### flow/config.mk
export PLATFORM = sky130hd
export DESIGN_NAME = fm_lpr_fir
export DESIGN_NICKNAME = fm_lpr_fir
export VERILOG_FILES = /design/flow/design.v
export SDC_FILE = /design/flow/constraint.sdc
export NUM_CORES = 4
export LEC_CHECK = 0
export CAP_MARGIN = 20
export CORE_MARGIN = 2
export CORE_UTILIZATION = 70
export CTS_CLUSTER_SIZE = 25
export SETUP_SLACK_MARGIN = 1.85
export SLEW_MARGIN = 20
### flow/constraint.sdc
create_clock -name core_clock -period 6.34 [get_ports {clock}]
set_input_delay 1.2680 -clock core_clock [delete_from_list [all_inputs] [get_ports {clock}]]
set_output_delay 1.2680 -clock core_clock [all_outputs]
set_load 0.01 [all_outputs]
### flow/design.v
module fir #(
    parameter TAPS = 32,
    parameter DECIMATION = 8,
    parameter DATA_SIZE = 32,
    parameter [TAPS*DATA_SIZE-1:0] GLOBAL_COEFF = '0,
    parameter UNROLL = 16
) (
    input   logic clock,
    input   logic reset,
    input   logic [DATA_SIZE-1:0] x_in,   
    output   logic x_rd_en,
    input  logic x_empty,
    output  logic y_wr_en,
    input   logic y_out_full,
    output  logic [DATA_SIZE-1:0] y_out 
);
typedef enum logic[2:0] {
    INIT, 
    COMPUTE, 
    WRITE
} state_t;
state_t state, next_state;
logic [0:TAPS-1] [DATA_SIZE-1:0] shift_reg;
logic [0:TAPS-1][DATA_SIZE-1:0] shift_reg_c;
logic [$clog2(DECIMATION)-1:0] decimation_counter, decimation_counter_c;
logic [$clog2(TAPS)-1:0] taps_counter, taps_counter_c;
logic [0:UNROLL-1][DATA_SIZE-1:0] tap_value, tap_value_c;
logic signed [0:UNROLL-1][DATA_SIZE-1:0] product, product_c;
logic [0:UNROLL-1][DATA_SIZE-1:0] y_sum, y_sum_c; 
logic last_cycle, last_cycle_c;
logic [$clog2(TAPS)-1:0] coefficient_counter, coefficient_counter_c;
logic [DATA_SIZE-1:0] total_sum;
logic [0:TAPS-1][DATA_SIZE-1:0] coeff;
assign coeff = GLOBAL_COEFF;
function logic signed [DATA_SIZE-1:0] DEQUANTIZE(logic signed [DATA_SIZE-1:0] val);
    if (val < 0) begin
        DEQUANTIZE = DATA_SIZE'(-(-val >>> 10));
    end else begin
        DEQUANTIZE = DATA_SIZE'(val >>> 10);
    end
endfunction
always_ff @(posedge clock or posedge reset) begin
    if (reset == 1'b1) begin
        state <= INIT;       
        product <= '0;
        last_cycle <= '0;
        coefficient_counter <= '0;
        taps_counter <= '0;        
        decimation_counter <= '0;       
        y_sum <= '0;
        tap_value <= '0;
        shift_reg <= '0;
    end else begin
        taps_counter <= taps_counter_c;
        coefficient_counter <= coefficient_counter_c;
        shift_reg <= shift_reg_c;
        state <= next_state;  
        y_sum <= y_sum_c;
        tap_value <= tap_value_c;
        product <= product_c;
        last_cycle <= last_cycle_c;        
        decimation_counter <= decimation_counter_c;
    end
end
always_comb begin
    next_state = state;
    x_rd_en = 1'b0;
    y_wr_en = 1'b0;
    decimation_counter_c = decimation_counter;
    shift_reg_c = shift_reg;
    taps_counter_c = taps_counter;
    y_sum_c = y_sum;
    tap_value_c = tap_value;
    product_c = product;
    last_cycle_c = last_cycle;
    coefficient_counter_c = coefficient_counter;
    total_sum = '0;
    y_out = '0;
    case(state)
        INIT: begin
            if (x_empty == 1'b0) begin
                x_rd_en = 1'b1;
                shift_reg_c[1:TAPS-1] = shift_reg[0:TAPS-2];
                shift_reg_c[0] = x_in;
                decimation_counter_c = decimation_counter + 1'b1;
                if (decimation_counter == DECIMATION - 1) begin
                    next_state = COMPUTE;
                    for (int i = 0; i < UNROLL; i++) begin
                        tap_value_c[i] = shift_reg_c[i];
                    end  
                    taps_counter_c = taps_counter + UNROLL;
                end else begin
                    next_state = INIT;
                end
            end
        end
        COMPUTE: begin
            if (last_cycle == 1'b0) begin
                for (int i = 0; i < UNROLL; i++) begin 
                    product_c[i] = $signed(tap_value[i]) * $signed(coeff[TAPS-coefficient_counter-i-1]);
                end
                if (taps_counter != UNROLL) begin
                    for (int i = 0; i < UNROLL; i++) begin
                        y_sum_c[i] = $signed(y_sum[i]) + DEQUANTIZE(product[i]);
                    end
                end
                taps_counter_c = taps_counter + UNROLL;
                coefficient_counter_c = coefficient_counter + UNROLL;
                for (int i = 0; i < UNROLL; i++)
                    tap_value_c[i] = shift_reg[taps_counter+i];
                if (taps_counter == 0) begin
                    last_cycle_c = 1'b1;
                end
            end else begin
                for (int i = 0; i < UNROLL; i++) begin
                    y_sum_c[i] = $signed(y_sum[i]) + DEQUANTIZE(product[i]);
                end  
                last_cycle_c = 1'b0;
                next_state = WRITE;
            end            
        end
        WRITE: begin
            if (y_out_full == 1'b0) begin
                y_wr_en = 1'b1;
                total_sum = '0;
                for (int i = 0; i < UNROLL; i++) begin
                    total_sum = $signed(total_sum) + $signed(y_sum[i]);
                end
                y_out = total_sum;
                taps_counter_c = '0;
                coefficient_counter_c = '0;
                decimation_counter_c = '0;
                y_sum_c = '0;
                next_state = INIT;
            end
        end
        default: begin
            next_state = INIT;
            x_rd_en = 1'bx;
            y_wr_en = 1'bx;
            y_out = 'x;
            decimation_counter_c = 'x;
            taps_counter_c = 'x;
            y_sum_c = 'x;
            shift_reg_c = 'x;
            product_c = 'x;
            last_cycle_c = 'x;
            coefficient_counter_c = 'x;
            tap_value_c = 'x;
        end
    endcase
end
endmodule
module fm_lpr_fir (
    input  logic        clock,
    input  logic        reset,
    input  logic [31:0] x_in,
    output logic        x_rd_en,
    input  logic        x_empty,
    output logic [31:0] y_out,
    input  logic        y_out_full,
    output logic        y_wr_en
);
localparam AUDIO_LPR_COEFF_TAPS = 32;
localparam [AUDIO_LPR_COEFF_TAPS*32-1:0] AUDIO_LPR_COEFFS = {
    32'hfffffffd, 32'hfffffffa, 32'hfffffff4, 32'hffffffed, 32'hffffffe5, 32'hffffffdf, 32'hffffffe2, 32'hfffffff3,
    32'h00000015, 32'h0000004e, 32'h0000009b, 32'h000000f9, 32'h0000015d, 32'h000001be, 32'h0000020e, 32'h00000243,
    32'h00000243, 32'h0000020e, 32'h000001be, 32'h0000015d, 32'h000000f9, 32'h0000009b, 32'h0000004e, 32'h00000015,
    32'hfffffff3, 32'hffffffe2, 32'hffffffdf, 32'hffffffe5, 32'hffffffed, 32'hfffffff4, 32'hfffffffa, 32'hfffffffd
};
fir #(
    .TAPS(AUDIO_LPR_COEFF_TAPS),
    .DECIMATION(8),
    .DATA_SIZE(32),
    .GLOBAL_COEFF(AUDIO_LPR_COEFFS),
    .UNROLL(4)
) fir_lpr_inst (
    .clock(clock),
    .reset(reset),
    .x_in(x_in),
    .x_rd_en(x_rd_en),
    .x_empty(x_empty),
    .y_out(y_out),
    .y_out_full(y_out_full),
    .y_wr_en(y_wr_en)
);
endmodule
### flow/run.sh
#!/bin/bash
# the make line also repeats each setting of config.mk as NAME=value (left out here)
make -C /OpenROAD-flow-scripts/flow DESIGN_CONFIG=/design/flow/config.mk WORK_HOME=/design/flow/orfs CLKGATE_MAP_FILE= finish
==> results of run 1 <==
==> metal layers <==
metal | up-vias | global-route usage, % | part of all wire, %
li1 | 45809 | - | -
met1 | 52576 | 54.4 | 37
met2 | 5397 | 67.1 | 46
met3 | 1479 | 8.57 | 9.1
met4 | 30 | 25.9 | 7.6
met5 | - | 0 | 0.050
==> through the flow <==
| step | instances | area [µm²] | setup slack (ps) | utilization (%) |
|---|---|---|---|---|
| after global routing | 17521 | 150000 | -2980 | 82.8 |
| after floorplan | 14106 | 127000 | -14590 | - |
| after CTS | 17448 | 148000 | -2330 | 81.7 |
| after global placement | 17002 | 138000 | -2670 | 76.4 |
| after detailed placement | 17002 | 138000 | -2840 | 76.4 |
| final | 17529 | 150000 | -2810 | 82.8 |
==> cell type report <==
class | instances | area (µm²) | share of cell area, %
Antenna cell | 13 | 32.5 | 0.0217
Clock buffer | 211 | 4460 | 2.98
Clock inverter | 64 | 1020 | 0.683
Inverter | 1837 | 6910 | 4.62
Multi-Input combinational cell | 10150 | 85800 | 57.3
Sequential cell | 1421 | 35600 | 23.8
Tap cell | 2370 | 2970 | 1.98
Timing Repair Buffer | 1463 | 13000 | 8.66
==> repair_timing <==
action | CTS | global route
buffers inserted | 163 | 67
cloned | 8 | 1
gates resized | 707 | 349
endpoints found under the setup margin | 218 | 234
pin swaps | 304 | 242
==> run summary, run 1 <==
Results of the run.

The share of flip-flops with an asynchronous set or reset is roughly 100%. Note, the detailed placer reported a final HPWL of 283000 µm. The number of nets in the final layout is ~17000.

Yosys mapped a number of flops with a built-in enable equal to 0. The kind of cell with the highest combined delay on the critical path is adder cells. The reg-to-reg setup timing slack is -2810 ps. The achievable frequency is ~110 MHz.

The STA report counts the stages on the worst setup path as 38. For the worst setup path, the data required time is ~7000 ps. The final layout reports a setup TNS of -181770 ps. The post-synthesis compound-gate area fraction is roughly 6.2%.

Hold timing on the final database bottoms out at a slack of around 460 ps. The worst setup path is launched from a flip-flop. For reference, the final report shows the max-slew violation count at 0. Yosys reports that the leading cell type by area covers 27.9% of the netlist area. After detailed routing, the number of remaining DRC violations is 0.

The arrival time reported for the critical path endpoint is about 9800 ps. The tree is rooted in a sky130_fd_sc_hd__clkbuf_16.

The most critical setup path has its startpoint at fir_lpr_inst.coefficient_counter[2]. The post-route clock period utilization is 144%. The starting DRC count in detailed routing is between 10000 and 15000.

The stage logs contain a warning count of approximately 110. The tool flagged a number of max-cap violations equal to 0. The endpoint identified for the worst register-to-register timing path is fir_lpr_inst.product[127]. Clock-pin slew was measured on the worst setup and hold paths at about 70 ps.

In the synthesized netlist, mux cells make up 4.98% of the area. The wire length of the first global-routing pass is slightly above 600000 µm. Looking at the reg2reg group, the worst path starts from fir_lpr_inst.coefficient_counter[2]. The most area-hungry cell type in the Yosys netlist is sky130_fd_sc_hd__dfrtp_1. The count of hold buffers inserted by post-cts repair is 0. The routed design has between 300000 and 400000 µm of wire. The critical path's most frequent cell is sky130_fd_sc_hd__fa_1.

The clock net sink count is 1421. The largest buffer count on any clock path is 3. The area inside the core boundary is about 0.18 mm². The capture point of the critical path is fir_lpr_inst.product[127].

The horizontal die size is around 430 µm. The area growth from synthesis to layout is 17.6%. The depth of the most critical reg-to-reg path is 38. The simple-gate share of the synthesized area is between 10% and 20%.

The clock insertion delay at the later pin of the skew report is ~850 ps. The class of the worst hold path is flip-flop to flip-flop. Setup repair after global routing could not meet its margin everywhere. The chip footprint is between 0.15 and 0.2 mm². STA classifies the critical path endpoint as a flip-flop. The cell with the biggest individual delay on the critical path is sky130_fd_sc_hd__fa_1. The global router's overall resource usage is 42.4%. For this run, the number of Yosys warnings is 1. The count of pins on the block boundary is approximately 70. The row count is between 150 and 200.

The final weighted congestion recorded by global placement is slightly below 1. In this run, distinct cell masters in the synthesized netlist total 101. The xor-xnor portion of the synthesized cell area is approximately 3.6%.

The number of vias after detailed routing is around 110k. The smallest setup slack after layout is -2810 ps.

The main flop type after synthesis is sky130_fd_sc_hd__dfrtp_1. The remaining antenna violation count is 0. The transition time of the tightest slew-check pin is roughly 1300 ps. The total number of H-tree levels is 4. Per the post-synthesis report, the number of cells in the design is 14106.

The die span in y is ~430 µm. The synthesized cell area is 0.127 mm². The clock arrives with around 73 ps of skew.

The worst min-delay path endpoint is fir_lpr_inst.shift_reg[727]. According to the report, the first pass of detailed routing completed in 7 iterations.

The synthesis run shows the most used standard cells to be 4443 x sky130_fd_sc_hd__nand2_1, 1834 x sky130_fd_sc_hd__inv_1, 1496 x sky130_fd_sc_hd__fa_1. The launch point of the worst hold path is fir_lpr_inst.shift_reg[759]. When the netlist entered floorplanning its net count stood at approximately 16000. The count of filler cells inserted in the layout is slightly above 10000. In this run the tool buffered the top-level ports with 69 buffer cells. The number of antenna violations at the first check in global routing was 29. Entering global routing, the biggest net connects between 200 and 250 pins. After global routing the overflow that remains totals 0. The synthesis run identifies the leading combinational cell family as adder cells.

In the post-synthesis netlist, the cell with the most instances is sky130_fd_sc_hd__nand2_1. Averaged over all synthesized cells, the footprint is between 9 and 10 µm². The run finished, with violations left.

TritonCTS built the clock tree. The worst slew margin relative to its limit is between 10% and 20%. The final timing report lists a hold violation count of 0.

The number of buffers and inverters on the critical path is 13. Per STA, the highest per-stage delay on the worst path measures ~550 ps. The chip area line in the Yosys stat output reads about 0.13 mm². The detailed-route vias per instance is approximately 6. The routed design shows a wire length per standard cell of 22.5 µm. TritonCTS created 153 clock buffers. The synthesized flop and latch total is roughly 1400.

The layout checks failed on setup timing. The worst path in the final design needs a cycle of approximately 9000 ps, including I/O delays and setup. The worst hold path cell count is 2. The sequential fraction of the synthesis area is between 20% and 30%. The via count of the first global-routing pass is roughly 110k. The largest driver fanout on the critical path is 8. Sorting the synthesized cells by area gives the leading types as sky130_fd_sc_hd__dfrtp_1 28%, sky130_fd_sc_hd__fa_1 24%, sky130_fd_sc_hd__nand2_1 13%.

Summing the areas of all fa, ha and maj instances in the mapped netlist gives 30.8% of the synthesized area. For this configuration, the core starts out at a cell density of between 70% and 80%. The classification of the worst setup path is flip-flop to flip-flop. The count of endpoints failing setup in the final report is ~100.

The total cells reported by yosys after synthesis is ~14000.
==> run 2, diff against run 1 <==
ABC_AREA = 0   (was not set)
CORE_UTILIZATION = 72   (was 70)
CTS_CLUSTER_SIZE = 94   (was 25)
PLACE_DENSITY = 0.41   (was not set)
SETUP_SLACK_MARGIN = 1.77   (was 1.85)
clock period = 7.28 ns   (was 6.34 ns; I/O delays follow)
==> run summary, run 2 <==
Results of the run.

The routed wire length is 389000 µm (-1.3%). The launch point of the worst hold path is fir_lpr_inst.shift_reg[250]. The final cell area excluding filler cells is 0.149 mm² (-0.59%). The via count of the first global-routing pass is 107519 (-2.2%). The post-route clock period utilization was 127% (-17 points). The depth of the most critical reg-to-reg path is 48 (+26%). TritonCTS built the clock tree. The count of filler cells inserted in the layout is 9639 (-5.9%).

The chip area line of the yosys report came to 0.127 mm² (unchanged). The total placed instance area is 0.136 mm² (-1.2%). The number of maximum-capacitance violations came to 0 (unchanged).

The worst setup path startpoint is fir_lpr_inst.coefficient_counter[2]. The post-synthesis net count is 16375 (unchanged). The routability congestion estimate from global placement is 1.01 (+3.6%).

The transition time of the tightest slew-check pin is 1230 ps (-98.5 ps). The smallest setup slack after layout was -1970 ps (+833 ps). The layout checks failed on setup timing. The die span in y is 425 µm (-1.4%). The starting DRC count in detailed routing is 11153 (+2.0%). The global router's overall resource usage was 41.8% (-0.55 points). The classification of the worst setup path is flip-flop to flip-flop. The remaining antenna violation count is 0 (unchanged). The clock skew after layout is 72.5 ps (-0.370 ps). The arithmetic-cell share of the synthesized area counting full adders, half adders and majority gates is 30.8% (unchanged). The leading cell type by number of instances after synthesis is sky130_fd_sc_hd__nand2_1. The worst slew margin relative to its limit was 18.0% (+6.6 points).

The total congestion overflow is 0 (unchanged). The count of buffers from port buffering is 69 (unchanged). The post-synthesis compound-gate area fraction is 6.17% (unchanged). The number of nets in the final layout is 17127 (-0.97%). The clock net sink count is 1421 (unchanged). The HPWL reported at the end of detailed placement came to 271000 µm (-4.4%).

The class of the worst hold path is flip-flop to flip-flop. The total buffers and inverters traversed by the critical path came to 23 (+10). The sequential fraction of the synthesis area is 27.9% (unchanged). The simple-gate share of the synthesized area is 19.0% (unchanged). The share of flip-flops with an asynchronous set or reset is 100% (unchanged). The worst hold slack is 445 ps (-11.2 ps). The horizontal die size came to 425 µm (-1.4%). The cell that appears most often on the critical path is sky130_fd_sc_hd__buf_6. The clock period minus worst slack is 9250 ps (+107 ps). The delay of the slowest cell on the worst path was 700 ps (+150 ps). The number of vias after detailed routing is 104772 (-0.49%). The reg-to-reg setup timing slack is -1970 ps (+830 ps). The synthesized flop and latch total is 1421 (unchanged). The core utilization before placement came to 72.4% (+1.9 points). STA classifies the critical path startpoint as a flip-flop.

The arrival time reported for the critical path endpoint came to 9920 ps (+120 ps). The biggest area contributor in the post-synthesis netlist is sky130_fd_sc_hd__dfrtp_1. The detailed-route vias per instance is 6.04 (+0.63%). Setup repair after global routing could not meet its margin everywhere. The worst setup path is captured at a flip-flop. The count of endpoints failing setup in the final report is 85 (-18%). The row count is 154 (-1.3%).

The total number of H-tree levels came to 4 (unchanged). The post-CTS clock slew at the launch and capture registers of the worst setup and hold paths was 60 ps (about the same). The achievable frequency came to 108 MHz (-1.2%). The largest driver fanout on the critical path is 5 (-3).

Hold analysis lists the worst path endpoint as fir_lpr_inst.shift_reg[218]. The largest buffer count on any clock path is 3 (unchanged). The number of different library cells in the post-synthesis netlist is 101 (unchanged). The cell depth of the worst setup path is 48 (+26%). The count of synthesis-stage warnings from yosys was 1 (unchanged). The largest net degree at the start of global routing is 218 (-6.8%).

The CTS buffer count came to 155 (+1.3%). After synthesis, the most frequently instantiated cells are 4443 x sky130_fd_sc_hd__nand2_1, 1834 x sky130_fd_sc_hd__inv_1, 1496 x sky130_fd_sc_hd__fa_1. The number of warnings in the stage logs is 102 (-11%).

Looking at the cell usage after synthesis, the top flip-flop cell is sky130_fd_sc_hd__dfrtp_1. The area inside the core boundary was 0.176 mm² (-2.7%). The synthesized cell area is 0.127 mm² (unchanged). Clock tree synthesis selected as its root buffer the cell sky130_fd_sc_hd__clkbuf_16. The area fraction of the dominant cell type after synthesis is 27.9% (unchanged).

The endpoint identified for the worst register-to-register timing path is fir_lpr_inst.product[78]. The count of pins on the block boundary was 70 (unchanged). The kind of cell with the highest combined delay on the critical path is adder cells. The post-synthesis mux area share is 4.98% (unchanged).

The count of final max-slew check failures came to 0 (unchanged). The number of detailed-routing iterations run before antenna repair is 10 (+3). The required time at the endpoint of the critical path came to 7940 ps (+950 ps). The chip footprint is 0.180 mm² (-2.8%). The final routed wire length divided by cell count was 22.4 µm (-0.20%). The post-synthesis to final-layout area growth is 16.9%. The DRC violations left came to 0 (unchanged). The count of hold buffers inserted by post-cts repair came to 0 (unchanged). The number of hold-slack violations in the final timing report is 0 (unchanged). The flow ran to the end, but the layout failed its checks. The main kind of combinational logic by area is adder cells.

The wire length of the first global-routing pass is 586000 µm (-3.6%). The cell with the biggest individual delay on the critical path is sky130_fd_sc_hd__fa_1.

The number of flops mapped to enable cells by yosys came to 0 (unchanged). The xor-xnor portion of the synthesized cell area is 3.64% (unchanged). The gate count after technology mapping is 14106 (unchanged). The worst register-to-register path begins at fir_lpr_inst.coefficient_counter[2]. The capture point of the critical path is fir_lpr_inst.product[78]. The clock insertion delay at the later pin of the skew report is 850 ps (about the same). The worst hold path cell count was 2 (unchanged).

The total cells reported by yosys after synthesis came to 14106 (unchanged). The number of antenna violations at the first check in global routing is 23 (-21%). The average footprint of a synthesized cell is 9.03 µm² (unchanged). Ranked by total cell area, the synthesized netlist is headed by sky130_fd_sc_hd__dfrtp_1 28%, sky130_fd_sc_hd__fa_1 24%, sky130_fd_sc_hd__nand2_1 13%.
-- run 2: per-stage QoR --
step                util, %  TNS [ps]  cells  setup WS, ps
finish                 84.6    -99960  17333         -1970
global placement       77.5    -89220  16770         -1880
CTS                    82.3    -77340  17175         -1610
floorplan                 -         -  14106        -13840
detailed placement     77.5   -105920  16770         -1940
global route           84.6   -119040  17327         -2170
-- run 2: repair_timing --
action,CTS,global route
hold endpoints to repair,0,0
resized,426,753
gates cloned,12,7
setup buffers,114,138
setup endpoints to repair,168,190
pin swaps,209,408
-- run 2: metal layers --
metal  global-route usage [%]  wire [µm]  up-vias
li1                         -          -    45436
met1                     54.4     142000    52323
met2                     66.1     180000     5483
met3                     9.11      37400     1518
met4                     23.1      28400       12
met5                        0         83        -
-- run 2: cell type report --
type / instances / area, µm² / area share, %
antenna: 13 / 32.5 / 0.0219
clock buffer: 221 / 4520 / 3.04
clock inverter: 58 / 975 / 0.655
inverter: 1837 / 6920 / 4.65
multi-input combinational: 10150 / 86200 / 57.9
sequential: 1421 / 35600 / 23.9
tap: 2340 / 2930 / 1.97
timing repair buffer: 1293 / 11700 / 7.85
==> run 3, diff against run 2 <==
ABC_AREA = not set   (was 0)
CORE_UTILIZATION = 57   (was 72)
CTS_CLUSTER_SIZE = not set   (was 94)
PLACE_DENSITY = not set   (was 0.41)
SETUP_SLACK_MARGIN = not set   (was 1.77)
clock period = 10.4 ns   (was 7.28 ns; I/O delays follow)
==> run summary, run 3 <==
Results of the run.

The transition time of the tightest slew-check pin is 1180 ps (-50.7 ps). The count of filler cells inserted in the layout came to 19245 (+100%). The worst reg2reg path startpoint is fir_lpr_inst.coefficient_counter[3].

The global router's overall resource usage is 31.4% (-10 points). The CTS buffer count is 163 (+5.2%). The count of final max-slew check failures came to 0 (unchanged). The main flop type after synthesis is sky130_fd_sc_hd__dfrtp_1.

The depth of the most critical reg-to-reg path is 32 (-33%). The total cells reported by yosys after synthesis came to 14106 (unchanged). Sorting the synthesis cell report by count puts at the top sky130_fd_sc_hd__nand2_1. The worst hold slack was 454 ps (+9.58 ps). The number of flops mapped to enable cells by yosys was 0 (unchanged). The sequential fraction of the synthesis area came to 27.9% (unchanged). The gate count after technology mapping is 14106 (unchanged). The critical path starts at fir_lpr_inst.coefficient_counter[3]. The synthesized flop and latch total is 1421 (unchanged).

For the worst min-delay path, the startpoint reported by OpenROAD is fir_lpr_inst.shift_reg[826]. The required time at the endpoint of the critical path is 11020 ps (+3080 ps). The number of antenna violations at the first check in global routing is 14 (-39%). The largest driver fanout on the critical path is 19 (+14).

The xor-xnor portion of the synthesized cell area is 3.64% (unchanged). The post-synthesis to final-layout area growth is 7.38%. The main area contributors are sky130_fd_sc_hd__dfrtp_1 28%, sky130_fd_sc_hd__fa_1 24%, sky130_fd_sc_hd__nand2_1 13%. The number of maximum-capacitance violations is 0 (unchanged). The via count of the first global-routing pass is 97889 (-9.0%). The chip area line of the yosys report is 0.127 mm² (unchanged). The largest net degree at the start of global routing was 252 (+16%).

The core utilization before placement is 57.3% (-15 points). The count of synthesis-stage warnings from yosys is 1 (unchanged). The post-synthesis compound-gate area fraction is 6.17% (unchanged).

The clock period minus worst slack was 9740 ps (+487 ps). Setup repair after global routing left no endpoint under its margin. The critical path in this run is classified as flip-flop to flip-flop. The die span in y is 477 µm (+12%).

The post-synthesis mux area share was 4.98% (unchanged). The category of the worst setup path capture point is a flip-flop. The post-synthesis net count was 16375 (unchanged). The final routed wire length divided by cell count is 20.5 µm (-8.4%). The buffers inserted during post-CTS setup optimization is 0 (-100%). The detailed-route vias per instance is 5.54 (-8.4%). The count of buffers from port buffering came to 69 (unchanged). The average footprint of a synthesized cell is 9.03 µm² (unchanged). The reg-to-reg setup timing slack is 660 ps (+2630 ps). The total number of H-tree levels came to 4 (unchanged). The clock insertion delay at the later pin of the skew report is 850 ps (about the same). The class of the worst hold path is flip-flop to flip-flop. OpenSTA lists the critical path endpoint as fir_lpr_inst.product[127]. The main kind of combinational logic by area is adder cells. The DRC violations left is 0 (unchanged). The HPWL reported at the end of detailed placement is 268000 µm (-0.84%).

The number of cells after detailed placement is 16619 (-0.90%). The number of detailed-routing iterations run before antenna repair was 6 (-4). The smallest setup slack after layout came to 660 ps (+2630 ps). The number of nets in the final layout came to 16078 (-6.1%). The pre-CTS setup slack came to 518 ps (+2460 ps). The worst hold path cell count is 2 (unchanged).

The most area-hungry cell type in the Yosys netlist is sky130_fd_sc_hd__dfrtp_1. The clock net sink count is 1421 (unchanged). The number of vias after detailed routing is 93739 (-11%). The clock tree root buffer cell is sky130_fd_sc_hd__clkbuf_16.

The number of hold-slack violations in the final timing report was 0 (unchanged). The arrival time reported for the critical path endpoint is 10360 ps (+440 ps). The cell with the biggest individual delay on the critical path is sky130_fd_sc_hd__a32o_1. The final-layout setup total negative slack is 0 ps (+99960 ps). The post-route clock period utilization is 93.7% (-33 points). The total buffers and inverters traversed by the critical path is 6 (-74%). The starting DRC count in detailed routing came to 7215 (-35%). The area inside the core boundary came to 0.222 mm² (+26%).

The worst slew margin relative to its limit is 21.4% (+3.4 points). The number of different library cells in the post-synthesis netlist was 101 (unchanged).

The share of flip-flops with an asynchronous set or reset is 100% (unchanged). The cell depth of the worst setup path came to 32 (-33%). The flow ran to the end and the layout has no timing, DRC or antenna violations.

The count of endpoints failing setup in the final report is 0 (-100%). The count of non-filler cells in the finished layout is 16925 (-2.4%). The count of pins on the block boundary is 70 (unchanged). The achievable frequency is 103 MHz (-5.0%). The simple-gate share of the synthesized area is 19.0% (unchanged). The worst register-to-register path ends at fir_lpr_inst.product[127]. The delay of the slowest cell on the worst path is 700 ps (about the same). The synthesized cell area is 0.127 mm² (unchanged). The clock skew after layout is 81.5 ps (+9.07 ps). The post-CTS clock slew at the launch and capture registers of the worst setup and hold paths is 60 ps (about the same). The total congestion overflow came to 0 (unchanged).

The area fraction of the dominant cell type after synthesis was 27.9% (unchanged). The post-cts sizing count came to 0 (-100%). STA shows the worst min-delay path finishing at fir_lpr_inst.shift_reg[794]. The count of hold buffers inserted by post-cts repair is 0 (unchanged). TritonCTS built the clock tree.

The worst setup path is launched from a flip-flop. The critical path's most frequent cell is sky130_fd_sc_hd__fa_1. The horizontal die size came to 477 µm (+12%). The largest buffer count on any clock path was 3 (unchanged).

The row count came to 173 (+12%). The routability congestion estimate from global placement came to 0.981 (-2.6%). The arithmetic-cell share of the synthesized area counting full adders, half adders and majority gates was 30.8% (unchanged).

The synthesis run shows the most used standard cells to be 4443 x sky130_fd_sc_hd__nand2_1, 1834 x sky130_fd_sc_hd__inv_1, 1496 x sky130_fd_sc_hd__fa_1. The routed wire length is 348000 µm (-11%). The number of warnings in the stage logs is 96 (-5.9%). The chip footprint was 0.227 mm² (+26%).

The wire length of the first global-routing pass is 561000 µm (-4.3%). The remaining antenna violation count is 0 (unchanged). The kind of cell with the highest combined delay on the critical path is adder cells.
## run 3: area by class of cell
cell class	count	area, µm²	share of cell area [%]
Tap cell	2975	3720	2.72
Clock buffer	231	4720	3.45
Inverter	1837	6910	5.05
Sequential cell	1421	35600	26.0
Timing Repair Buffer	236	2190	1.61
Multi-Input combinational cell	10150	82400	60.3
Clock inverter	67	1160	0.846
Antenna cell	8	20.0	0.0146
## run 3: layer usage
layer / wire, µm / global-route usage, %
met1: 153000 / 44.4
met2: 162000 / 50.5
met3: 17900 / 3.55
met4: 14900 / 11.5
met5: 24 / 0
## run 3: through the flow
stage               instance area, µm²  utilization (%)
global route                    137000             61.6
finish                          137000             61.6
global placement                131000             58.9
detailed placement              131000             58.9
CTS                             137000             61.6
floorplan                       127000                -
==> run 4, diff against run 3 <==
CORE_UTILIZATION = 58   (was 57)
clock period = 6.2 ns   (was 10.4 ns; I/O delays follow)
==> run summary, run 4 <==
Results of the run.

The main kind of combinational logic by area is adder cells. The number of different library cells in the post-synthesis netlist is 101 (unchanged). The number of antenna violations at the first check in global routing was 23 (+9). The horizontal die size is 473 µm (-0.86%). The most frequently used library cell after synthesis is sky130_fd_sc_hd__nand2_1. The count of synthesis-stage warnings from yosys is 1 (unchanged). The total cells reported by yosys after synthesis is 14106 (unchanged). The achievable frequency is 115 MHz (+12%). The largest driver fanout on the critical path is 9 (-10). The remaining antenna violation count came to 0 (unchanged).

The HPWL reported at the end of detailed placement is 283000 µm (+5.6%). The transition time of the tightest slew-check pin is 1200 ps (+22.6 ps). The class of the worst hold path is flip-flop to flip-flop. The largest buffer count on any clock path is 3 (unchanged). The number of flops mapped to enable cells by yosys is 0 (unchanged). The routability congestion estimate from global placement is 0.944 (-3.8%). The kind of cell with the highest combined delay along the critical path is adder cells. The routed wire length is 364000 µm (+4.7%). The total buffers and inverters traversed by the critical path is 10 (+4). The synthesized flop and latch total is 1421 (unchanged). The count of final max-slew check failures is 0 (unchanged).

The reg-to-reg setup timing slack came to -2490 ps (-3150 ps).

In this run the most critical hold path is launched from fir_lpr_inst.shift_reg[188]. For this design, the slowest cell found on the critical path is sky130_fd_sc_hd__fa_1. The main flop type after synthesis is sky130_fd_sc_hd__dfrtp_1.

The chip footprint is 0.223 mm² (-1.7%). The pre-CTS setup slack is -2990 ps (-3500 ps). Between the synthesized netlist and the finished layout, the area growth was recorded as 17.4%. The post-route clock period utilization is 140% (+46 points). The area inside the core boundary came to 0.219 mm² (-1.4%). The worst reg2reg path startpoint is fir_lpr_inst.coefficient_counter[2]. The total placed instance area is 0.139 mm² (+6.4%). The clock period minus worst slack came to 8690 ps (-1050 ps).

The endpoint identified for the worst register-to-register timing path is fir_lpr_inst.product[127]. The clock tree root buffer cell is sky130_fd_sc_hd__clkbuf_16. The capture point of the critical path was reported as fir_lpr_inst.product[127]. The clock skew after layout is 83.3 ps (+1.74 ps).

The detailed-route vias per instance is 5.48 (-1.1%). The post-synthesis net count was 16375 (unchanged). The count of non-filler cells in the finished layout is 18002 (+6.4%). The die span in y is 473 µm (-0.86%).

By count the netlist is led by 4443 x sky130_fd_sc_hd__nand2_1, 1834 x sky130_fd_sc_hd__inv_1, 1496 x sky130_fd_sc_hd__fa_1. The run finished, with violations left. The number of cells after detailed placement came to 17551 (+5.6%).

The via count of the first global-routing pass is 103488 (+5.7%). The count of pins on the block boundary is 70 (unchanged). The synthesized cell area is 0.127 mm² (unchanged). The count of endpoints failing setup in the final report is 106 (+106). The count of buffers from port buffering is 69 (unchanged). The final-layout setup total negative slack is -162430 ps (-162430 ps). The delay of the slowest cell on the worst path came to 560 ps (-140 ps). The DRC violations left is 0 (unchanged). The total number of H-tree levels came to 4 (unchanged). The row count is 172 (-0.58%). The worst slew margin relative to its limit is 19.8% (-1.5 points).

The worst min-delay path endpoint is fir_lpr_inst.shift_reg[156]. The number of warnings in the stage logs is 81 (-16%). The arithmetic-cell share of the synthesized area counting full adders, half adders and majority gates is 30.8% (unchanged).

The post-synthesis compound-gate area fraction came to 6.17% (unchanged). The average footprint of a synthesized cell is 9.03 µm² (unchanged). The number of maximum-capacitance violations is 0 (unchanged). The cell depth of the worst setup path is 33 (+3.1%).

The clock net sink count is 1421 (unchanged). The post-CTS clock slew at the launch and capture registers of the worst setup and hold paths is 60 ps (about the same). The starting DRC count in detailed routing is 7224 (+0.12%). The gate count after technology mapping is 14106 (unchanged). The depth of the most critical reg-to-reg path is 33 (+3.1%). The global router's overall resource usage is 33.4% (+2.0 points).

Setup repair after global routing could not meet its margin everywhere. The multi-input combinational cell area is 0.0853 mm² (+3.4%). The total congestion overflow is 0 (unchanged). The smallest setup slack after layout was -2490 ps (-3150 ps). The combined flip-flop and latch cell area is 0.0356 mm² (about the same). The chip area line of the yosys report is 0.127 mm² (unchanged). The final routed wire length divided by cell count is 20.2 µm (-1.6%). The arrival time reported for the critical path endpoint is 9310 ps (-1050 ps). The sequential fraction of the synthesis area was 27.9% (unchanged). The core utilization before placement is 58.2% (+0.84 points). Per STA, the library cell used most along the worst path is sky130_fd_sc_hd__fa_1. The final cell area excluding filler cells came to 0.150 mm² (+9.3%).

The classification of the worst setup path is flip-flop to flip-flop. The count of filler cells inserted in the layout is 17592 (-8.6%). The number of hold-slack violations in the final timing report came to 0 (unchanged). The most area-hungry cell type in the Yosys netlist is sky130_fd_sc_hd__dfrtp_1. The run did not pass the layout checks because of setup timing. The TritonCTS clock tree is done. The area fraction of the dominant cell type after synthesis is 27.9% (unchanged). STA classifies the critical path endpoint as a flip-flop.

The share of flip-flops with an asynchronous set or reset is 100% (unchanged). The simple-gate share of the synthesized area is 19.0% (unchanged). The synthesis report lists the most area-consuming cells as sky130_fd_sc_hd__dfrtp_1 28%, sky130_fd_sc_hd__fa_1 24%, sky130_fd_sc_hd__nand2_1 13%.

The largest net degree at the start of global routing was 148 (-41%). The CTS buffer count is 160 (-1.8%). The number of detailed-routing iterations run before antenna repair is 9 (+3). The clock insertion delay at the later pin of the skew report is 850 ps (about the same). The xor-xnor portion of the synthesized cell area is 3.64% (unchanged). The number of vias after detailed routing came to 98598 (+5.2%). The worst hold path cell count is 2 (unchanged). The post-synthesis mux area share came to 4.98% (unchanged).

The required time at the endpoint of the critical path came to 6830 ps (-4190 ps). The wire length of the first global-routing pass came to 583000 µm (+3.9%). The worst setup path is launched from a flip-flop.

The number of nets in the final layout was 17263 (+7.4%). For reference, the critical path is launched at fir_lpr_inst.coefficient_counter[2].
## run 4: final cells by class
cell class                      count  area share (%)
Clock buffer                      225            3.11
Clock inverter                     61           0.641
Tap cell                         2871            2.40
Inverter                         1837            4.62
Sequential cell                  1421            23.8
Multi-Input combinational cell  10150            57.0
Antenna cell                       13          0.0218
Timing Repair Buffer             1424            8.37
## run 4: repair_timing
| item | CTS | global route |
|---|---|---|
| endpoints found under the setup margin | 112 | 124 |
| cloned | 5 | 2 |
| buffers inserted | 93 | 66 |
| endpoints found under the hold margin | 0 | 0 |
| pin swaps | 273 | 211 |
| hold buffers | 0 | 0 |
| resized | 582 | 277 |
## run 4: metal layers
layer	GRT usage [%]	part of all wire (%)	vias up
met1	45.3	43	49810
met4	14.0	5.0	22
met5	0	0.036	-
li1	-	-	45731
met2	53.9	47	2391
met3	5.10	5.4	644
## run 4: through the flow
step           hold WS (ps)  utilization (%)
6_report                435             68.3
5_1_grt                 455             68.3
4_1_cts                 429             67.6
2_1_floorplan           440                -
3_3_place_gp            455             63.6
3_5_place_dp            458             63.6
==> run 5, diff against run 4 <==
ABC_AREA = 1   (was not set)
CELL_PAD_IN_SITES_DETAIL_PLACEMENT = 0   (was not set)
CORE_UTILIZATION = 25   (was 58)
CTS_CLUSTER_SIZE = 98   (was not set)
GPL_ROUTABILITY_DRIVEN = 1   (was not set)
PLACE_DENSITY = 0.41   (was not set)
SETUP_SLACK_MARGIN = 1.5   (was not set)
TNS_END_PERCENT = 30   (was not set)
clock period = 12.0 ns   (was 6.2 ns; I/O delays follow)
==> run summary, run 5 <==
Results of the run.

The run finished with no timing, DRC or antenna violations. In this design, the critical path's most frequently occurring cell is sky130_fd_sc_hd__fa_1. The xor-xnor portion of the synthesized cell area is 1.73% (-1.9 points).

The arrival time reported for the critical path endpoint was 10750 ps (+1440 ps). The number of nets in the final layout is 17756 (+2.9%). The largest net degree at the start of global routing is 238 (+61%).

The number of hold-slack violations in the final timing report is 0 (unchanged). Per the synthesis report, the dominant area consumer among library cells is sky130_fd_sc_hd__dfrtp_1. Yosys shows that the main logic family after synthesis is adder cells. The post-route clock period utilization came to 83.6% (-57 points). On the critical path the largest part of the delay comes from adder cells. The area fraction of the dominant cell type after synthesis came to 27.7% (-0.25 points). The number of vias after detailed routing came to 102012 (+3.5%).

The achievable frequency came to 99.6 MHz (-13%). Setup repair after global routing could not meet its margin everywhere. The class of the worst hold path is flip-flop to flip-flop. The largest buffer count on any clock path is 4 (+1).

The total cells reported by yosys after synthesis is 15798 (+12%). The count of endpoints failing setup in the final report was 0 (-100%). The category of the worst setup path capture point is a flip-flop. The gate count after technology mapping was 15798 (+12%). The number of antenna violations at the first check in global routing is 23 (unchanged).

The leading cell type by number of instances after synthesis is sky130_fd_sc_hd__inv_1. TritonCTS built the clock tree. The worst hold slack is 475 ps (+40.7 ps). The die span in y came to 721 µm (+53%).

The worst slew margin relative to its limit is 18.6% (-1.2 points). The count of final max-slew check failures is 0 (unchanged). The count of synthesis-stage warnings from yosys is 1 (unchanged). For reference, the top cells by count after synthesis are 2880 x sky130_fd_sc_hd__inv_1, 2434 x sky130_fd_sc_hd__nand2_1, 1888 x sky130_fd_sc_hd__nor2_1. The total buffers and inverters traversed by the critical path is 10 (unchanged). The number of maximum-capacitance violations is 0 (unchanged).

The number of cells after detailed placement came to 22056 (+26%). The chip footprint is 0.520 mm² (+130%). The count of buffers from port buffering was 69 (unchanged). The post-synthesis mux area share came to 0.137% (-4.8 points). The row count is 263 (+53%). The final-layout setup total negative slack was 0 ps (+162430 ps). The number of detailed-routing iterations run before antenna repair came to 6 (-3). The count of hold buffers inserted by post-cts repair came to 0 (unchanged).

The arithmetic-cell share of the synthesized area counting full adders, half adders and majority gates is 30.5% (-0.28 points). The depth of the most critical reg-to-reg path is 37 (+12%). The core utilization before placement is 25.1% (-33 points). The area inside the core boundary is 0.512 mm² (+130%).

The clock period minus worst slack is 10040 ps (+1350 ps). The post-synthesis to final-layout area growth is 11.2%. Looking at the reg2reg group, the worst path ends at fir_lpr_inst.product[30]. The final routed wire length divided by cell count is 20.8 µm (+2.8%).

The launch point of the worst hold path is fir_lpr_inst.product[1]. The count of pins on the block boundary is 70 (unchanged). The classification of the worst setup path is flip-flop to flip-flop.

Per the synth stats, the flop cell with the highest instance count is sky130_fd_sc_hd__dfrtp_1. The reg-to-reg setup timing slack was 1960 ps (+4450 ps). The number of warnings in the stage logs is 124 (+53%).

The clock insertion delay at the later pin of the skew report is 910 ps (+60 ps). The routability congestion estimate from global placement is 0.891 (-5.6%). The CTS buffer count is 180 (+13%). The worst reg2reg path startpoint is fir_lpr_inst.coefficient_counter[2]. The share of flip-flops with an asynchronous set or reset is 100% (unchanged).

The transition time of the tightest slew-check pin is 1210 ps (+3.16 ps). The clock net sink count is 1421 (unchanged). The smallest setup slack after layout was 1960 ps (+4450 ps). The via count of the first global-routing pass is 103008 (-0.46%). The total number of H-tree levels came to 4 (unchanged). The worst hold path cell count came to 2 (unchanged).

The largest driver fanout on the critical path is 27 (+18). The synthesized cell area is 0.129 mm² (+0.91%). The startpoint kind of the worst setup timing path is a flip-flop.

The starting DRC count in detailed routing is 7886 (+9.2%). The worst min-delay path endpoint is fir_lpr_inst.product[1]. The post-route core utilization came to 27.9% (-40 points). The number of different library cells in the post-synthesis netlist came to 70 (-31%).

The HPWL reported at the end of detailed placement is 364000 µm (+29%). The delay of the slowest cell on the worst path is 550 ps (about the same). The remaining antenna violation count is 0 (unchanged). The global router's overall resource usage is 17.7% (-16 points). The number of flops mapped to enable cells by yosys is 0 (unchanged).

The count of non-filler cells in the finished layout came to 22395 (+24%). The DRC violations left is 0 (unchanged). After synthesis, the cell types taking the most area are sky130_fd_sc_hd__dfrtp_1 28%, sky130_fd_sc_hd__fa_1 23%, sky130_fd_sc_hd__inv_1 8.4%. The cell depth of the worst setup path is 37 (+12%).

The routed wire length is 465000 µm (+28%). The horizontal die size is 721 µm (+53%). The detailed-route vias per instance came to 4.56 (-17%). The post-CTS clock slew at the launch and capture registers of the worst setup and hold paths is 60 ps (about the same). The sequential fraction of the synthesis area is 27.7% (-0.25 points). The total congestion overflow is 0 (unchanged).

The wire length of the first global-routing pass is 699000 µm (+20%). The capture point of the critical path is fir_lpr_inst.product[30]. The clock skew after layout was 108 ps (+24.4 ps).

The clock tree root buffer cell is sky130_fd_sc_hd__clkbuf_16. The pre-CTS setup slack is 1690 ps (+4680 ps). The post-synthesis compound-gate area fraction is 13.8% (+7.6 points).

Among all stages on the critical path, the largest delay is contributed by sky130_fd_sc_hd__fa_1. The chip area line of the yosys report is 0.129 mm² (+0.91%). The required time at the endpoint of the critical path is 12710 ps (+5880 ps). The synthesized flop and latch total is 1421 (unchanged). The post-synthesis net count is 18067 (+10%). The average footprint of a synthesized cell is 8.13 µm² (-9.9%). In this run the worst setup path begins at fir_lpr_inst.coefficient_counter[2]. The simple-gate share of the synthesized area is 15.6% (-3.4 points).
-- run 5: layout make-up --
cell class	instances	area (µm²)
fillers	55404	369000
diodes	9	22.5
clock inverters	67	1030
repair buffers	212	2110
inverters	2924	11000
flip-flops and latches	1421	35600
repair inverters	1	5.00
clock buffers	257	5240
well taps	6757	8450
multi-input cells	10747	79500
-- run 5: routing by layer --
metal	GRT usage, %	vias to the layer above	share of wire (%)
li1	-	48845	-
met1	26.3	50899	50
met2	27.7	1887	44
met3	1.55	379	3.7
met4	4.03	2	2.5
met5	0	-	0.0028
-- run 5: timing repair --
action | CTS | global route
resized | 0 | 34
setup buffers | 0 | 2
setup endpoints to repair | 0 | 34
-- run 5: stage by stage --
step                instance area [µm²]
global placement                 136000
finish                           143000
detailed placement               136000
floorplan                        129000
CTS                              143000
global route                     143000
==> run 6, diff against run 5 <==
ABC_AREA = not set   (was 1)
CELL_PAD_IN_SITES_DETAIL_PLACEMENT = not set   (was 0)
CORE_UTILIZATION = 66   (was 25)
CTS_CLUSTER_SIZE = not set   (was 98)
GPL_ROUTABILITY_DRIVEN = not set   (was 1)
PLACE_DENSITY = not set   (was 0.41)
SETUP_SLACK_MARGIN = not set   (was 1.5)
TNS_END_PERCENT = not set   (was 30)
clock period = 9.41 ns   (was 12.0 ns; I/O delays follow)
==> run summary, run 6 <==
Results of the run.

The number of hold-slack violations in the final timing report is 0 (unchanged). The arithmetic-cell share of the synthesized area counting full adders, half adders and majority gates was 30.8% (+0.28 points). The number of different library cells in the post-synthesis netlist came to 101 (+44%). The pre-CTS setup slack is -135 ps (-1830 ps). The global router's overall resource usage is 35.6% (+18 points). The count of synthesis-stage warnings from yosys is 1 (unchanged).

The transition time of the tightest slew-check pin is 1180 ps (-27.2 ps). Sorting the synthesized cells by how often they occur yields 4443 x sky130_fd_sc_hd__nand2_1, 1834 x sky130_fd_sc_hd__inv_1, 1496 x sky130_fd_sc_hd__fa_1. The chip footprint is 0.196 mm² (-62%). The smallest setup slack after layout was 326 ps (-1640 ps).

The clock period minus worst slack was 9080 ps (-951 ps). The row count is 161 (-39%). The category of the worst setup path capture point is a flip-flop. The via count of the first global-routing pass was 99266 (-3.6%). The starting DRC count in detailed routing is 8533 (+8.2%). The number of nets in the final layout came to 16101 (-9.3%). The post-synthesis compound-gate area fraction is 6.17% (-7.6 points). The gate count after technology mapping is 14106 (-11%). The worst slew margin relative to its limit was 21.4% (+2.8 points). The final routed wire length divided by cell count was 20.6 µm (-0.71%).

The area inside the core boundary is 0.192 mm² (-62%). The post-synthesis to final-layout area growth is 7.03%. The cell with the biggest individual delay on the critical path is sky130_fd_sc_hd__fa_1. The number of vias after detailed routing is 95538 (-6.3%). The core utilization before placement is 66.3% (+41 points). The synthesized cell area was 0.127 mm² (-0.91%). The chip area line of the yosys report is 0.127 mm² (-0.91%).

The worst hold path cell count is 2 (unchanged). The area fraction of the dominant cell type after synthesis is 27.9% (+0.25 points). The DRC violations left is 0 (unchanged). The post-synthesis mux area share came to 4.98% (+4.8 points). The worst reg2reg path startpoint is fir_lpr_inst.coefficient_counter[3]. The worst min-delay path endpoint is fir_lpr_inst.shift_reg[185].

The main area contributors are sky130_fd_sc_hd__dfrtp_1 28%, sky130_fd_sc_hd__fa_1 24%, sky130_fd_sc_hd__nand2_1 13%. The share of flip-flops with an asynchronous set or reset came to 100% (unchanged). The largest driver fanout on the critical path came to 7 (-74%). Setup repair after global routing could not meet its margin everywhere. The routability congestion estimate from global placement was 0.997 (+12%). The HPWL reported at the end of detailed placement was 261000 µm (-28%). The die span in y is 443 µm (-39%). The simple-gate share of the synthesized area is 19.0% (+3.4 points). The class of the worst hold path is flip-flop to flip-flop. The clock tree root buffer cell is sky130_fd_sc_hd__clkbuf_16. The count of endpoints failing setup in the final report was 0 (unchanged).

The total buffers and inverters traversed by the critical path is 10 (unchanged). The count of non-filler cells in the finished layout came to 16482 (-26%). The remaining antenna violation count is 0 (unchanged). The launch point of the worst hold path is fir_lpr_inst.shift_reg[217]. The delay of the slowest cell on the worst path is 540 ps (about the same). The cell depth of the worst setup path came to 36 (-2.7%). For reference, the critical path is captured by fir_lpr_inst.product[95].

The reg-to-reg setup timing slack is 330 ps (-1640 ps). The count of final max-slew check failures is 0 (unchanged). The clock net sink count is 1421 (unchanged). The total number of H-tree levels is 4 (unchanged). The post-CTS clock slew at the launch and capture registers of the worst setup and hold paths is 60 ps (about the same).

The wire length of the first global-routing pass is 549000 µm (-21%). The most frequently used library cell after synthesis is sky130_fd_sc_hd__nand2_1. The clock insertion delay at the later pin of the skew report is 850 ps (-60 ps).

The count of filler cells inserted in the layout was 14820 (-73%). The count of buffers from port buffering was 69 (unchanged). The post-synthesis net count is 16375 (-9.4%).

The largest net degree at the start of global routing is 249 (+4.6%). The critical path in this run is classified as flip-flop to flip-flop. The number of warnings in the stage logs is 84 (-32%). The post-route core utilization came to 70.9% (+43 points). For this run, the leading register cell type out of synthesis is sky130_fd_sc_hd__dfrtp_1. The flow ran to the end and the layout has no timing, DRC or antenna violations. The startpoint kind of the worst setup timing path is a flip-flop. The routed wire length is 340000 µm (-27%). The detailed-route vias per instance is 5.80 (+27%). The total cells reported by yosys after synthesis is 14106 (-11%). The average footprint of a synthesized cell came to 9.03 µm² (+11%). TritonCTS built the clock tree. The number of detailed-routing iterations run before antenna repair is 7 (+1). The number of cells after detailed placement is 16185 (-27%). The final-layout setup total negative slack is 0 ps (unchanged). The critical path's most frequent cell is sky130_fd_sc_hd__fa_1.

The capture point of the worst register-to-register path is recorded as fir_lpr_inst.product[95]. The CTS buffer count is 155 (-14%). The sequential fraction of the synthesis area was 27.9% (+0.25 points). The number of antenna violations at the first check in global routing is 21 (-8.7%).

The kind of cell with the highest combined delay on the critical path is adder cells.

The depth of the most critical reg-to-reg path is 36 (-2.7%). The post-route clock period utilization is 96.5% (+13 points). Yosys shows that the main logic family after synthesis is adder cells. The horizontal die size is 443 µm (-39%).

The worst setup path startpoint is fir_lpr_inst.coefficient_counter[3]. The number of flops mapped to enable cells by yosys was 0 (unchanged). The count of hold buffers inserted by post-cts repair is 0 (unchanged). The achievable frequency is 110 MHz (+10%).

The arrival time reported for the critical path endpoint is 9730 ps (-1020 ps). The total congestion overflow is 0 (unchanged). The clock skew after layout came to 65.5 ps (-42.2 ps). Per the synthesis report, the dominant area consumer among library cells is sky130_fd_sc_hd__dfrtp_1. The xor-xnor portion of the synthesized cell area is 3.64% (+1.9 points). The count of pins on the block boundary was 70 (unchanged). The number of maximum-capacitance violations is 0 (unchanged). The largest buffer count on any clock path is 3 (-1). The required time at the endpoint of the critical path is 10050 ps (-2660 ps). The synthesized flop and latch total is 1421 (unchanged).
[run 6: repair_timing]
action                     4_1_cts  5_1_grt
setup buffers                    0       13
gates cloned                     0        3
pin swaps                        0       13
setup endpoints to repair        1       33
resized                          1       64
[run 6: routing by layer]
metal | up-vias | part of all wire [%] | wire (µm) | global-route usage (%)
met3 | 732 | 6.6 | 22400 | 4.91
met5 | - | 0.019 | 64 | 0
met2 | 3236 | 47 | 160000 | 57.4
met1 | 48162 | 41 | 139000 | 49.0
li1 | 43398 | - | - | -
met4 | 10 | 5.2 | 17800 | 15.6
[run 6: through the flow]
| stage | hold slack [ps] | area, µm² |
|---|---|---|
| finish | 459 | 136000 |
| global route | 498 | 136000 |
| CTS | 467 | 136000 |
| detailed placement | 458 | 130000 |
| global placement | 455 | 130000 |
| floorplan | 440 | 127000 |
[run 6: area by class of cell]
type                    count  area (µm²)  share of cell area (%)
multi-input cells       10151       82600                    60.6
flip-flops and latches   1421       35600                    26.1
inverters                1837        6910                    5.07
clock buffers             214        4390                    3.22
well taps                2526        3160                    2.32
repair buffers            266        2550                    1.87
clock inverters            58        1050                   0.773
diodes                      9        22.5                  0.0165
==> run 7, diff against run 6 <==
CORE_UTILIZATION = 72   (was 66)
MAX_ROUTING_LAYER = met4   (was not set)
PLACE_DENSITY_LB_ADDON = 0.0   (was not set)
SETUP_SLACK_MARGIN = 3.13   (was not set)
clock period = 12.0 ns   (was 9.41 ns; I/O delays follow)
==> run summary, run 7 <==
Results of the run.

The flow ran to the end and the layout has no timing, DRC or antenna violations. The wire length of the first global-routing pass was 556000 µm (+1.4%). The reg-to-reg setup timing slack is 3030 ps (+2700 ps). The final cell area excluding filler cells is 0.139 mm² (+1.8%). The number of hold-slack violations in the final timing report was 0 (unchanged). The multi-input combinational cell area is 0.0839 mm² (+1.6%). The depth of the most critical reg-to-reg path is 34 (-5.6%). The count of buffers from port buffering is 69 (unchanged).

The total number of H-tree levels is 4 (unchanged). Setup repair after global routing could not meet its margin everywhere. The number of warnings in the stage logs is 92 (+9.5%). The kind of cell with the highest combined delay on the critical path is adder cells. The routed wire length was 354000 µm (+4.3%).

The count of pins on the block boundary is 70 (unchanged). The sequential fraction of the synthesis area is 27.9% (unchanged). The arithmetic-cell share of the synthesized area counting full adders, half adders and majority gates is 30.8% (unchanged). Yosys shows that the main logic family after synthesis is adder cells. According to the timing report, the critical path is launched from fir_lpr_inst.coefficient_counter[3].

The most common cell in the synthesized netlist is sky130_fd_sc_hd__nand2_1. The slowest stage of the critical path is the sky130_fd_sc_hd__fa_2 cell. The final-layout setup total negative slack came to 0 ps (unchanged). The main flop type after synthesis is sky130_fd_sc_hd__dfrtp_1.

The largest net degree at the start of global routing is 257 (+3.2%). The CTS buffer count is 151 (-2.6%). The detailed-route vias per instance is 5.99 (+3.3%). The post-synthesis compound-gate area fraction is 6.17% (unchanged). By count the netlist is led by 4443 x sky130_fd_sc_hd__nand2_1, 1834 x sky130_fd_sc_hd__inv_1, 1496 x sky130_fd_sc_hd__fa_1. The DRC violations left was 0 (unchanged). The launch point of the worst hold path is fir_lpr_inst.shift_reg[6].

The horizontal die size is 425 µm (-4.2%). The worst min-delay path endpoint is fir_lpr_inst.shift_reg[6]. The worst slew margin relative to its limit is 16.7% (-4.7 points). The number of different library cells in the post-synthesis netlist came to 101 (unchanged). The via count of the first global-routing pass is 101738 (+2.5%).

The arrival time reported for the critical path endpoint is 9640 ps (-90 ps). The post-synthesis mux area share is 4.98% (unchanged). The total buffers and inverters traversed by the critical path is 10 (unchanged).

The number of antenna violations at the first check in global routing is 16 (-24%). The HPWL reported at the end of detailed placement was 256000 µm (-2.0%). The main area contributors are sky130_fd_sc_hd__dfrtp_1 28%, sky130_fd_sc_hd__fa_1 24%, sky130_fd_sc_hd__nand2_1 13%.

The core utilization before placement is 72.4% (+6.1 points). The total cells reported by yosys after synthesis is 14106 (unchanged). The root buffer cell chosen for the clock tree is sky130_fd_sc_hd__clkbuf_16. The share of flip-flops with an asynchronous set or reset is 100% (unchanged). The startpoint kind of the worst setup timing path is a flip-flop.

The row count came to 154 (-4.3%). The delay of the slowest cell on the worst path is 620 ps (+80 ps). The xor-xnor portion of the synthesized cell area is 3.64% (unchanged).

The synthesized cell area is 0.127 mm² (unchanged). The clock insertion delay at the later pin of the skew report is 840 ps (about the same). The simple-gate share of the synthesized area is 19.0% (unchanged). The number of maximum-capacitance violations came to 0 (unchanged).

The starting DRC count in detailed routing is 10277 (+20%). Per the timing report, the most critical flop-to-flop path originates at fir_lpr_inst.coefficient_counter[3]. The area fraction of the dominant cell type after synthesis was 27.9% (unchanged). The post-route clock period utilization is 74.8% (-22 points).

The clock period minus worst slack came to 8970 ps (-113 ps). The count of synthesis-stage warnings from yosys is 1 (unchanged). The cell depth of the worst setup path is 34 (-5.6%). The die span in y is 425 µm (-4.2%). The classification of the worst setup path is flip-flop to flip-flop.

The achievable frequency is 111 MHz (+1.3%). The number of vias after detailed routing came to 98396 (+3.0%). The worst hold path cell count is 2 (unchanged). The count of hold buffers inserted by post-cts repair is 0 (unchanged). The area inside the core boundary is 0.176 mm² (-8.5%).

The capture point of the critical path is fir_lpr_inst.product[127]. The post-CTS clock slew at the launch and capture registers of the worst setup and hold paths is 70 ps (about the same). STA classifies the critical path endpoint as a flip-flop. The gate count after technology mapping came to 14106 (unchanged). Checking hold timing, the worst path is listed with class flip-flop to flip-flop. The routability congestion estimate from global placement is 1.00 (+0.58%). The total placed instance area was 0.130 mm² (-0.61%). TritonCTS built the clock tree. The clock skew after layout was 81.5 ps (+16.0 ps). The clock net sink count came to 1421 (unchanged). The largest driver fanout on the critical path is 15 (+8). The number of detailed-routing iterations run before antenna repair is 8 (+1).

The count of final max-slew check failures is 0 (unchanged). The post-synthesis net count is 16375 (unchanged). The reg-to-reg endpoint is fir_lpr_inst.product[127]. The number of nets in the final layout came to 16225 (+0.77%). The total congestion overflow came to 0 (unchanged). The largest buffer count on any clock path is 3 (unchanged).

sky130_fd_sc_hd__dfrtp_1 takes more of the synthesized area than any other cell. The required time at the endpoint of the critical path was 12670 ps (+2620 ps).

The combined flip-flop and latch cell area came to 0.0356 mm² (about the same). The global router's overall resource usage is 41.0% (+5.3 points). The synthesized flop and latch total was 1421 (unchanged). The number of flops mapped to enable cells by yosys is 0 (unchanged).

The transition time of the tightest slew-check pin came to 1250 ps (+70.8 ps). Between the synthesized netlist and the finished layout, the area growth was recorded as 8.93%. The average footprint of a synthesized cell is 9.03 µm² (unchanged).

The final routed wire length divided by cell count was 21.6 µm (+4.6%). The chip footprint was 0.180 mm² (-8.3%). The count of endpoints failing setup in the final report was 0 (unchanged). The count of filler cells inserted in the layout is 11571 (-22%).

The remaining antenna violation count is 0 (unchanged). The chip area line of the yosys report was 0.127 mm² (unchanged).
run 7: layout make-up:
cell class | count | area share [%]
inverters | 1837 | 5.00
well taps | 2340 | 2.11
flip-flops and latches | 1421 | 25.6
multi-input cells | 10155 | 60.5
clock inverters | 55 | 0.558
diodes | 15 | 0.0271
repair buffers | 390 | 3.02
clock buffers | 216 | 3.14
run 7: stage by stage:
stage	utilization (%)	hold slack [ps]	setup slack (ps)	std cells
floorplan	-	440	-10070	14106
global placement	73.7	452	1330	15937
detailed placement	73.7	458	1120	15938
CTS	77.7	472	3050	16310
global route	78.8	489	2740	16425
finish	78.9	472	3030	16429
run 7: per-layer routing:
| metal | track usage, % | share of wire (%) |
|---|---|---|
| met5 | - | 0 |
| met4 | 19.8 | 6.2 |
| met3 | 7.29 | 8.8 |
| met2 | 63.0 | 46 |
| met1 | 53.3 | 39 |
run 7: repair_timing:
item / CTS / global route
gates resized: 226 / 221
buffers inserted: 86 / 89
cloned: 15 / 12
endpoints found under the setup margin: 79 / 43
endpoints found under the hold margin: 0 / 0
pin swaps: 74 / 120
==> run 8, diff against run 7 <==
PLACE_DENSITY = 0.37   (was not set)
PLACE_DENSITY_LB_ADDON = not set   (was 0.0)
SETUP_SLACK_MARGIN = -0.16   (was 3.13)
clock period = 7.26 ns   (was 12.0 ns; I/O delays follow)
==> run summary, run 8 <==
Results of the run.

The worst hold path cell count is 2 (unchanged). The smallest setup slack after layout is -1760 ps (-4790 ps). The area fraction of the dominant cell type after synthesis was 27.9% (unchanged). Setup repair after global routing could not meet its margin everywhere. The clock net sink count was 1421 (unchanged). The count of endpoints failing setup in the final report was 88 (+88). The remaining antenna violation count is 0 (unchanged).

The capture point of the critical path is fir_lpr_inst.product[28]. The row count was 154 (unchanged). The reg-to-reg setup timing slack is -1760 ps (-4790 ps).

The global router's overall resource usage is 42.7% (+1.7 points). The classification of the worst setup path is flip-flop to flip-flop. The synthesized cell area is 0.127 mm² (unchanged). The count of pins on the block boundary was 70 (unchanged).

The launch point of the worst hold path is fir_lpr_inst.shift_reg[318]. The routed wire length is 384000 µm (+8.5%). The depth of the most critical reg-to-reg path is 37 (+8.8%). The worst slew margin relative to its limit is 23.5% (+6.7 points). The core utilization before placement is 72.4% (unchanged).

The CTS buffer count was 154 (+2.0%). The simple-gate share of the synthesized area came to 19.0% (unchanged). The combined flip-flop and latch cell area was 0.0356 mm² (about the same).

Sorting the synthesized cells by area gives the leading types as sky130_fd_sc_hd__dfrtp_1 28%, sky130_fd_sc_hd__fa_1 24%, sky130_fd_sc_hd__nand2_1 13%. Looking at the reg2reg group, the worst path ends at fir_lpr_inst.product[28]. The synthesis stats list as the most numerous cell sky130_fd_sc_hd__nand2_1.

The post-route clock period utilization is 124% (+49 points). The area inside the core boundary is 0.176 mm² (unchanged). The wire length of the first global-routing pass is 579000 µm (+4.1%). The kind of cell with the highest combined delay on the critical path is adder cells. The count of filler cells inserted in the layout is 9767 (-16%).

The main kind of combinational logic by area is adder cells. TritonCTS built the clock tree. The number of antenna violations at the first check in global routing is 31 (+15). The chip area line of the yosys report came to 0.127 mm² (unchanged). The largest buffer count on any clock path is 3 (unchanged). The arrival time reported for the critical path endpoint was 9650 ps (about the same).

The share of flip-flops with an asynchronous set or reset was 100% (unchanged). The most area-hungry cell type in the Yosys netlist is sky130_fd_sc_hd__dfrtp_1. The largest driver fanout on the critical path is 8 (-7). The arithmetic-cell share of the synthesized area counting full adders, half adders and majority gates came to 30.8% (unchanged). The number of hold-slack violations in the final timing report is 0 (unchanged).

The class of the worst hold path is flip-flop to flip-flop. The post-synthesis compound-gate area fraction is 6.17% (unchanged). The transition time of the tightest slew-check pin is 1150 ps (-101 ps).

The routability congestion estimate from global placement was 1.02 (+1.7%). The clock insertion delay at the later pin of the skew report is 860 ps (+20 ps).

The number of different library cells in the post-synthesis netlist is 101 (unchanged). The total congestion overflow is 0 (unchanged). The chip footprint is 0.180 mm² (unchanged).

The total number of H-tree levels was 4 (unchanged). The number of warnings in the stage logs is 93 (+1.1%). The delay of the slowest cell on the worst path is 590 ps (-30 ps).

The final routed wire length divided by cell count came to 22.2 µm (+3.1%). The run finished, with violations left.

Looking at the hold checks, the worst path lands on fir_lpr_inst.shift_reg[286]. The HPWL reported at the end of detailed placement came to 270000 µm (+5.5%). The clock period minus worst slack is 9020 ps (+49.2 ps). The number of maximum-capacitance violations was 0 (unchanged). The layout checks failed on setup timing. The required time at the endpoint of the critical path is 7890 ps (-4780 ps). The die span in y is 425 µm (unchanged).

The number of nets in the final layout is 17057 (+5.1%). In this run the worst setup path begins at fir_lpr_inst.coefficient_counter[2]. The cell depth of the worst setup path is 37 (+8.8%).
[run 8: timing repair]
action	in CTS	in global routing
setup endpoints to repair	84	88
gates resized	403	652
buffers inserted	78	146
cloned	8	11
pin swaps	198	341
[run 8: cell type report]
class / count / share of cell area, %
repair buffers: 1224 / 7.54
flip-flops and latches: 1421 / 24.0
clock buffers: 213 / 2.95
inverters: 1837 / 4.68
diodes: 34 / 0.0575
clock inverters: 71 / 0.760
well taps: 2340 / 1.98
multi-input cells: 10150 / 58.0
[run 8: stage by stage]
stage | instances | setup slack (ps) | utilization [%]
2_1_floorplan | 14106 | -13860 | -
3_3_place_gp | 16756 | -1870 | 77.4
3_5_place_dp | 16756 | -2050 | 77.5
4_1_cts | 17124 | -1580 | 81.9
5_1_grt | 17285 | -1990 | 84.1
6_report | 17290 | -1760 | 84.1
[run 8: routing by layer]
| metal | vias to the layer above | global-route usage (%) | share of wire, % |
|---|---|---|---|
| li1 | 45335 | - | - |
| met1 | 52056 | 53.6 | 36 |
| met2 | 5468 | 65.8 | 47 |
| met3 | 1490 | 8.78 | 9.6 |
| met4 | 0 | 22.6 | 7.1 |
| met5 | - | - | 0 |
